==> inputs of branch indigo <==
==> flow/design.v <==
module chipmunk
	#(parameter addrSize = 12)
	(input clk,
	 input reset,
	 input [addrSize-1:0] startPC,
	 input [7:0] dataBus,
	 output [7:0] dataBusWrite,
	 output reg [addrSize-1:0] addrBus,
	 output weMem,
	 output done);
	reg [7:0] aReg;               
	reg [7:0] xReg;               
	reg [7:0] yReg;               
	reg [5:0] spReg;              
	reg [addrSize-1:0] pcReg;     
	reg [addrSize-1:0] pcRegAlt;  
	reg [addrSize-1:0] eaReg;     
	reg [7:0] dataReg;            
	wire [7:0] dataRegPlus = dataReg+1;  
	reg cFlagReg, zFlagReg, nFlagReg;
	reg [5:0] opcode;             
	reg [1:0] parameter_size;     
	reg [3:0] state;              
	reg finished;                 
	reg [7:0] dataBusOutput;        
	reg [3:0] nextState;            
	wire [7:0] addSubResult;        
	wire addSubCarryOut;
	wire [7:0] shifterResult;       
	wire shifterCarry;
	wire [7:0] bitOperationResult;  
	wire OpLoadA         = opcode[5:1] == 5'b00000;
	wire OpLoadX         = opcode[5:1] == 5'b00001;
	wire OpLoadY         = opcode[5:1] == 5'b00010;
	wire OpIncDecMem     = opcode[5:2] == 4'b0111 && opcode[0];
	wire OpRolRorMem     = (opcode == 6'b011001 || opcode == 6'b011011);
	wire OpIncDec        = opcode[5:1] == 5'b10101;
	wire OpInxDex        = opcode[5:1] == 5'b10110;
	wire OpInyDey        = opcode[5:1] == 5'b10111;
	wire OpSta           = opcode == 6'b100001;
	wire OpStx           = opcode == 6'b100011;
	wire OpSty           = opcode == 6'b100101;
	wire OpLdaY          = opcode == 6'b101000;
	wire OpStaY          = opcode == 6'b101001;
	wire OpIndexY        = opcode[5:1] == 5'b10100;  
	wire OpSetCarryFlag  = opcode[5:1] == 5'b00011;
	wire OpUseAdder      = opcode[5:3] == 3'b001;
	wire OpUseBitOp      = opcode[5:2] == 4'b0100;
	wire OpUseShifter    = opcode[5:2] == 4'b0110;
	wire OpAdderUseCarry = opcode[5:2] == 4'b0011;
	wire OpCpx           = opcode[5:1] == 5'b01011;
	wire OpCpy           = opcode == 6'b011100;
	wire OpDoCompare     = opcode[5:2] == 4'b0101 || OpCpy;
	wire OpSubtractInstead = OpDoCompare ||                           
	                         (opcode[5:3] == 3'b001 && opcode[1]) ||  
	                         (opcode[5:3] == 3'b101 && opcode[0]);    
	wire aluUseX         = OpCpx || OpInxDex;
	wire aluUseY         = OpCpy || OpInyDey;
	reg OpReadMemory;  
	wire OpReadMemory2   = dataBus[2] && !dataBus[7] && dataBus[7:2] != 6'b000111;  
	wire OpBranch        = opcode[5:3] == 3'b111;  
	wire flagsMatch      = (!opcode[2] && (!opcode[1] || (opcode[0] == nFlagReg)))     
                        || (opcode[2]  && ((!opcode[1] && (opcode[0] == zFlagReg))     
                                         || (opcode[1] && (opcode[0] == cFlagReg))));  
	wire BranchTaken     = OpBranch && flagsMatch;
	always @(posedge clk) begin
		if (!reset)
			finished <= 0;
		else if(state == 4'b0000 && dataBus == 8'h83)  
			finished <= 1;
	end
	always @(posedge clk) begin
		if (!reset)
			state <= 4'b0000;
		else 
			state <= nextState; 
	end
	always @(posedge clk) begin
		if (state == 4'b0000) begin
			opcode <= dataBus[7:2];
			parameter_size <= dataBus[1:0];
			eaReg <= 0;    
			OpReadMemory <= OpReadMemory2;
			dataReg <= (dataBus[7:3] == 5'b10101 || dataBus[7:3] == 5'b10110 || dataBus[7:3] == 5'b10111);
		end else if(state == 4'b0001) begin  
			dataReg <= dataBus;
			eaReg[7:0] <= dataBus;
		end else if(state == 4'b0010 || state == 4'b1111)  
			eaReg[addrSize-1:8] <= dataBus;
		else if(state == 4'b0101)  
			dataReg <= dataBus + (OpIncDecMem ? (opcode[1] ? 8'hff : 8'h01): 0);
		else if (state == 4'b0011 || state == 4'b0100)  
			eaReg <= eaReg + ((state == 4'b0100) ? yReg : xReg);
		else if (state == 4'b0111)  
			eaReg <= {{8{dataReg[7]}}, dataReg[7:0]} + pcReg;
		else if (state == 4'b1110)  
			eaReg[7:0] <= dataBus;
	end
	always @(posedge clk) begin
		if (!reset)
			spReg <= 6'b111111;
		else if (state == 4'b1100 ||
		        (state == 4'b0000 &&
					((dataBus[7:5] == 3'b110 && dataBus[2])  
					|| (dataBus[7:2] == 6'b100111))  
				))
			spReg <= spReg + 1'b1;  
		else if (state == 4'b1000 || state == 4'b1010 || state == 4'b1011)
			spReg <= spReg - 1'b1;  
	end
	wire [7:0] aluLeft = aluUseX ? xReg : (aluUseY ? yReg : aReg);
	assign { addSubCarryOut, addSubResult } = 
		OpAdderUseCarry ? (OpSubtractInstead ?  
			aluLeft + {1'b0, ~dataReg[7:0]} + cFlagReg
			: aluLeft + dataReg + cFlagReg)
		: (OpSubtractInstead ?  
			aluLeft + {1'b0, ~dataReg[7:0]} + 1'b1  
			: aluLeft + dataReg);
	assign bitOperationResult = opcode[1] ? (aReg ^ dataReg) : ~(aReg | dataReg);
	wire [7:0] shifterLeft = opcode[0] ? dataReg : aReg;
	assign shifterResult = opcode[1] ?  
			(shifterLeft >> 1) | ((opcode[0] && cFlagReg) ? 8'b10000000 : 8'b00000000)  
			:(shifterLeft << 1) | ((opcode[0] && cFlagReg) ? 8'b00000001 : 8'b00000000);
	assign shifterCarry = opcode[1] ? shifterLeft[0] : shifterLeft[7];
	always @(posedge clk) begin
		if (state == 4'b0110) begin
			if (OpLoadA || OpLdaY)  
				aReg <= dataReg;
			else if (OpUseAdder || OpIncDec)  
				aReg <= addSubResult;
			else if (OpUseBitOp)  
				aReg <= bitOperationResult;
			else if (OpUseShifter && !opcode[0])  
				aReg <= shifterResult;
			else if (opcode == 6'b100100 || opcode == 6'b100110)  
				aReg <= xReg;
		end else if(state == 4'b1001 && opcode[2:1] == 2'b01)  
			aReg <= dataBus;
	end
	always @(posedge clk) begin
		if (state == 4'b0110) begin
			if (OpLoadX)  
				xReg <= dataReg;
			else if(OpInxDex)  
				xReg <= addSubResult;
			else if (opcode == 6'b100010 || opcode == 6'b100110)  
				xReg <= aReg;
		end else if(state == 4'b1001 && opcode[2:1] == 2'b10)  
			xReg <= dataBus;
	end
	always @(posedge clk) begin
		if (state == 4'b0110) begin
			if (OpLoadY)  
				yReg <= dataReg;
			else if(OpInyDey)  
				yReg <= addSubResult;
		end else if(state == 4'b1001 && opcode[2:1] == 2'b11)  
			yReg <= dataBus;
	end
	always @(posedge clk) begin
		if (state == 4'b0110) begin
			if (OpSetCarryFlag)  
				cFlagReg <= opcode[0];
			else if (OpUseAdder || OpDoCompare || OpIncDec || OpInxDex || OpInyDey) begin  
				nFlagReg <= addSubResult[7];
				zFlagReg <= (addSubResult == 8'b00000000) ? 1 : 0;
				if (OpUseAdder || OpDoCompare)  
					cFlagReg <= addSubCarryOut;
			end else if(OpUseBitOp) begin
				nFlagReg <= bitOperationResult[7];
				zFlagReg <= (bitOperationResult == 8'b00000000) ? 1 : 0;
			end else if(OpUseShifter) begin
				nFlagReg <= shifterResult[7];
				zFlagReg <= (shifterResult == 8'b00000000) ? 1 : 0;
				cFlagReg <= shifterCarry;
			end else if(OpLoadA || OpLoadX || OpLoadY || OpIncDecMem) begin
				nFlagReg <= dataReg[7];
				zFlagReg <= (dataReg == 8'b00000000) ? 1 : 0;
			end
		end else if(state == 4'b1001 && opcode[2:1] == 2'b00)
			{nFlagReg, zFlagReg, cFlagReg} <= dataBus[2:0];
	end
	always @(posedge clk) begin
		if (!reset)
			pcReg <= startPC; 
		else if(state == 4'b0000 || state == 4'b0001 || state == 4'b0010)
			pcReg <= pcReg + 1'b1;
		else if(state == 4'b0110 && BranchTaken) begin
			pcRegAlt <= pcReg;                  
			pcReg <= eaReg;
		end else if(state == 4'b1100) begin
			pcRegAlt[7:0] <= dataBus;           
		end else if(state == 4'b1101) begin
			pcReg <= {pcRegAlt[7:0], dataBus};  
		end
	end
	always @* begin
		case (state)
			4'b0101, 4'b0110:  
				addrBus <= eaReg;
			4'b1000, 4'b1001, 4'b1010, 4'b1011, 4'b1100, 4'b1101: 
				addrBus <= { {(addrSize-9){1'b0}}, 1'b1, 1'b1, 1'b1, spReg };  
			4'b0000, 4'b0001, 4'b0010:  
				addrBus <= pcReg;
			4'b1110:
				addrBus <= {{(addrSize-8){1'b0}}, dataReg};
			4'b1111:
				addrBus <= {{(addrSize-8){1'b0}}, dataRegPlus};
			default:
				addrBus <= {addrSize{1'b0}};
		endcase
	end
	always @* begin
		if (state == 4'b0110 && (OpSta || OpStaY))
			dataBusOutput <= aReg;
		else if (state == 4'b0110 && OpStx)
			dataBusOutput <= xReg;
		else if (state == 4'b0110 && OpSty)
			dataBusOutput <= yReg;
		else if (state == 4'b0110 && OpRolRorMem)  
			dataBusOutput <= shifterResult;
		else if (state == 4'b0110 && OpIncDecMem)  
			dataBusOutput <= dataReg;
		else if (state == 4'b1000)  
			dataBusOutput <= (opcode[2:1] == 2'b00) ? {1'b0, 1'b0, 1'b0, 1'b0, 1'b0, nFlagReg, zFlagReg, cFlagReg} :
			                 (opcode[2:1] == 2'b01) ? aReg :
			                 (opcode[2:1] == 2'b10) ? xReg :
			                 yReg;
		else if (state == 4'b1010)
			dataBusOutput <= pcRegAlt[7:0];
		else if (state == 4'b1011)
			dataBusOutput <= { {(16-addrSize){1'b0}}, pcRegAlt[addrSize-1:8] };
		else
			dataBusOutput <= 8'b00000000;
	end
	wire writeCycle =  ((state == 4'b0110 && (OpSta || OpStx || OpSty || OpStaY || OpIncDecMem || OpRolRorMem)) || state == 4'b1000 || state == 4'b1010 || state == 4'b1011);
	assign weMem = !writeCycle;  
	assign dataBusWrite = dataBusOutput;  
	assign done = finished;
	always @* begin		
		case (state)
			4'b0000:
				nextState = (dataBus[7:2] == 6'b100111) ? 4'b1100 :
					((dataBus[7:5] == 3'b110 && !dataBus[2]) ? 4'b1000 : 
					((dataBus[7:5] == 3'b110 && dataBus[2]) ? 4'b1001 :
					(dataBus[0] || dataBus[1]) ? 4'b0001 :
					(OpReadMemory2 ? 4'b0101 : 4'b0110)));
			4'b0001:
				nextState = parameter_size[1] ? 4'b0010 :   
				           (OpReadMemory ? 4'b0101 :     
				           (OpBranch ? 4'b0111 :          
				           (OpIndexY ? 4'b1110 :                 
				           4'b0110)));                         
			4'b0010:
				nextState = parameter_size[0] ? 4'b0011 :         
				(OpReadMemory ? 4'b0101 :                
				(OpIndexY ? 4'b0100 :                             
				4'b0110));
			4'b0011:
				nextState = OpReadMemory ? 4'b0101 : 4'b0110;
			4'b0101, 4'b0111:               
				nextState = 4'b0110;
			4'b0110:
				nextState = (BranchTaken && opcode[2:0] == 3'b001) ? 4'b1010 : 4'b0000;  
			4'b1011, 4'b1101, 4'b1001, 4'b1000:
				nextState = 4'b0000;
			4'b0100:
				nextState = OpLdaY ? 4'b0101 : 4'b0110;
			4'b1100:
				nextState = 4'b1101;
			4'b1010:
				nextState = 4'b1011;
			4'b1110:  
				nextState = 4'b1111;
			4'b1111:  
				nextState = 4'b0100;
		endcase
	end
endmodule
==> flow/run.sh <==
#!/bin/bash
# the make line also repeats each setting of config.mk as NAME=value (left out here)
make -C /OpenROAD-flow-scripts/flow DESIGN_CONFIG=/design/flow/config.mk WORK_HOME=/design/flow/orfs CLKGATE_MAP_FILE= finish
==> flow/config.mk <==
export PLATFORM = sky130hd
export DESIGN_NAME = chipmunk
export DESIGN_NICKNAME = chipmunk
export VERILOG_FILES = /design/flow/design.v
export SDC_FILE = /design/flow/constraint.sdc
export NUM_CORES = 4
export LEC_CHECK = 0
export ABC_AREA = 0
export CAP_MARGIN = 20
export CORE_ASPECT_RATIO = 0.5
export CORE_MARGIN = 2
export CORE_UTILIZATION = 72
export CTS_CLUSTER_DIAMETER = 248
export CTS_CLUSTER_SIZE = 99
export PLACE_DENSITY = 0.36
export SLEW_MARGIN = 20
export TNS_END_PERCENT = 20
==> flow/constraint.sdc <==
create_clock -name core_clock -period 2.96 [get_ports {clk}]
set_input_delay 0.5920 -clock core_clock [delete_from_list [all_inputs] [get_ports {clk}]]
set_output_delay 0.5920 -clock core_clock [all_outputs]
set_load 0.01 [all_outputs]
==> branch juniper (differences from branch indigo) <==
Settings changed: ABC_AREA 0 to 1, CORE_ASPECT_RATIO 0.5 to not set, CORE_UTILIZATION 72 to 68, CTS_CLUSTER_DIAMETER 248 to 231, CTS_CLUSTER_SIZE 99 to 15, PLACE_DENSITY 0.36 to not set, TNS_END_PERCENT 20 to not set.
==> flow/constraint.sdc (replaced) <==
create_clock -name core_clock -period 2.72 [get_ports {clk}]
set_input_delay 0.5440 -clock core_clock [delete_from_list [all_inputs] [get_ports {clk}]]
set_output_delay 0.5440 -clock core_clock [all_outputs]
set_load 0.01 [all_outputs]
==> branch maple (differences from branch indigo) <==
Settings changed: ABC_AREA 0 to not set, CORE_ASPECT_RATIO 0.5 to not set, CORE_UTILIZATION 72 to 60, CTS_CLUSTER_DIAMETER 248 to not set, CTS_CLUSTER_SIZE 99 to not set, PLACE_DENSITY 0.36 to not set, SETUP_SLACK_MARGIN set to 1.05, TNS_END_PERCENT 20 to not set.
==> flow/constraint.sdc (replaced) <==
create_clock -name core_clock -period 3.84 [get_ports {clk}]
set_input_delay 0.7680 -clock core_clock [delete_from_list [all_inputs] [get_ports {clk}]]
set_output_delay 0.7680 -clock core_clock [all_outputs]
set_load 0.01 [all_outputs]
==> qor summary <==
item	branch maple	branch juniper	branch indigo
Adder-cell share of the synthesized area	8.53%	8.84%	8.53%
Area reported by Yosys stat	0.0104 mm²	0.0100 mm²	0.0104 mm²
Post-Syn Nets	1369	1619	1369
Row count	48	44	30
Cell total in the yosys stat output	1280	1530	1280
Area fraction in mux cells	10.0%	0.501%	10.0%
Worst setup timing slack at the placement stage	-588 ps	-978 ps	-1780 ps
Result of the run	finished with violations	did not finish	did not finish
Last stage reached	-	5_1_grt	5_1_grt
Layout check failures	setup timing	-	-
Simple-Gate Fraction of Synth Area	19.6%	28.7%	19.6%
Count of cell types in the netlist	90	50	90
Floorplan die height	135 µm	125 µm	88.8 µm
Core outline area	0.0171 mm²	0.0144 mm²	0.0138 mm²
Complex-gate fraction of the synthesized area	24.5%	23.1%	24.5%
Placement-stage cell area	0.0121 mm²	0.0125 mm²	0.0125 mm²
Placed Instances	1619	1964	1654
Gate Count Post-Synth	1280	1530	1280
Horizontal die dimension	135 µm	125 µm	174 µm
Average cell area after synthesis	8.09 µm²	6.53 µm²	8.09 µm²
Routability-driven placement congestion ratio	1.01	1.21	1.07
Part of the Yosys area used for sequential elements	26.5%	27.4%	26.5%
Floorplan die area	0.0183 mm²	0.0157 mm²	0.0154 mm²
Post-synthesis share of cell area spent on xor and xnor gates	5.15%	1.40%	5.15%
Count of cells resized by post-cts repair	282	227	132
Post-CTS Setup Inserts	52	58	20
Initial cell density of the core	60.7%	69.3%	74.9%
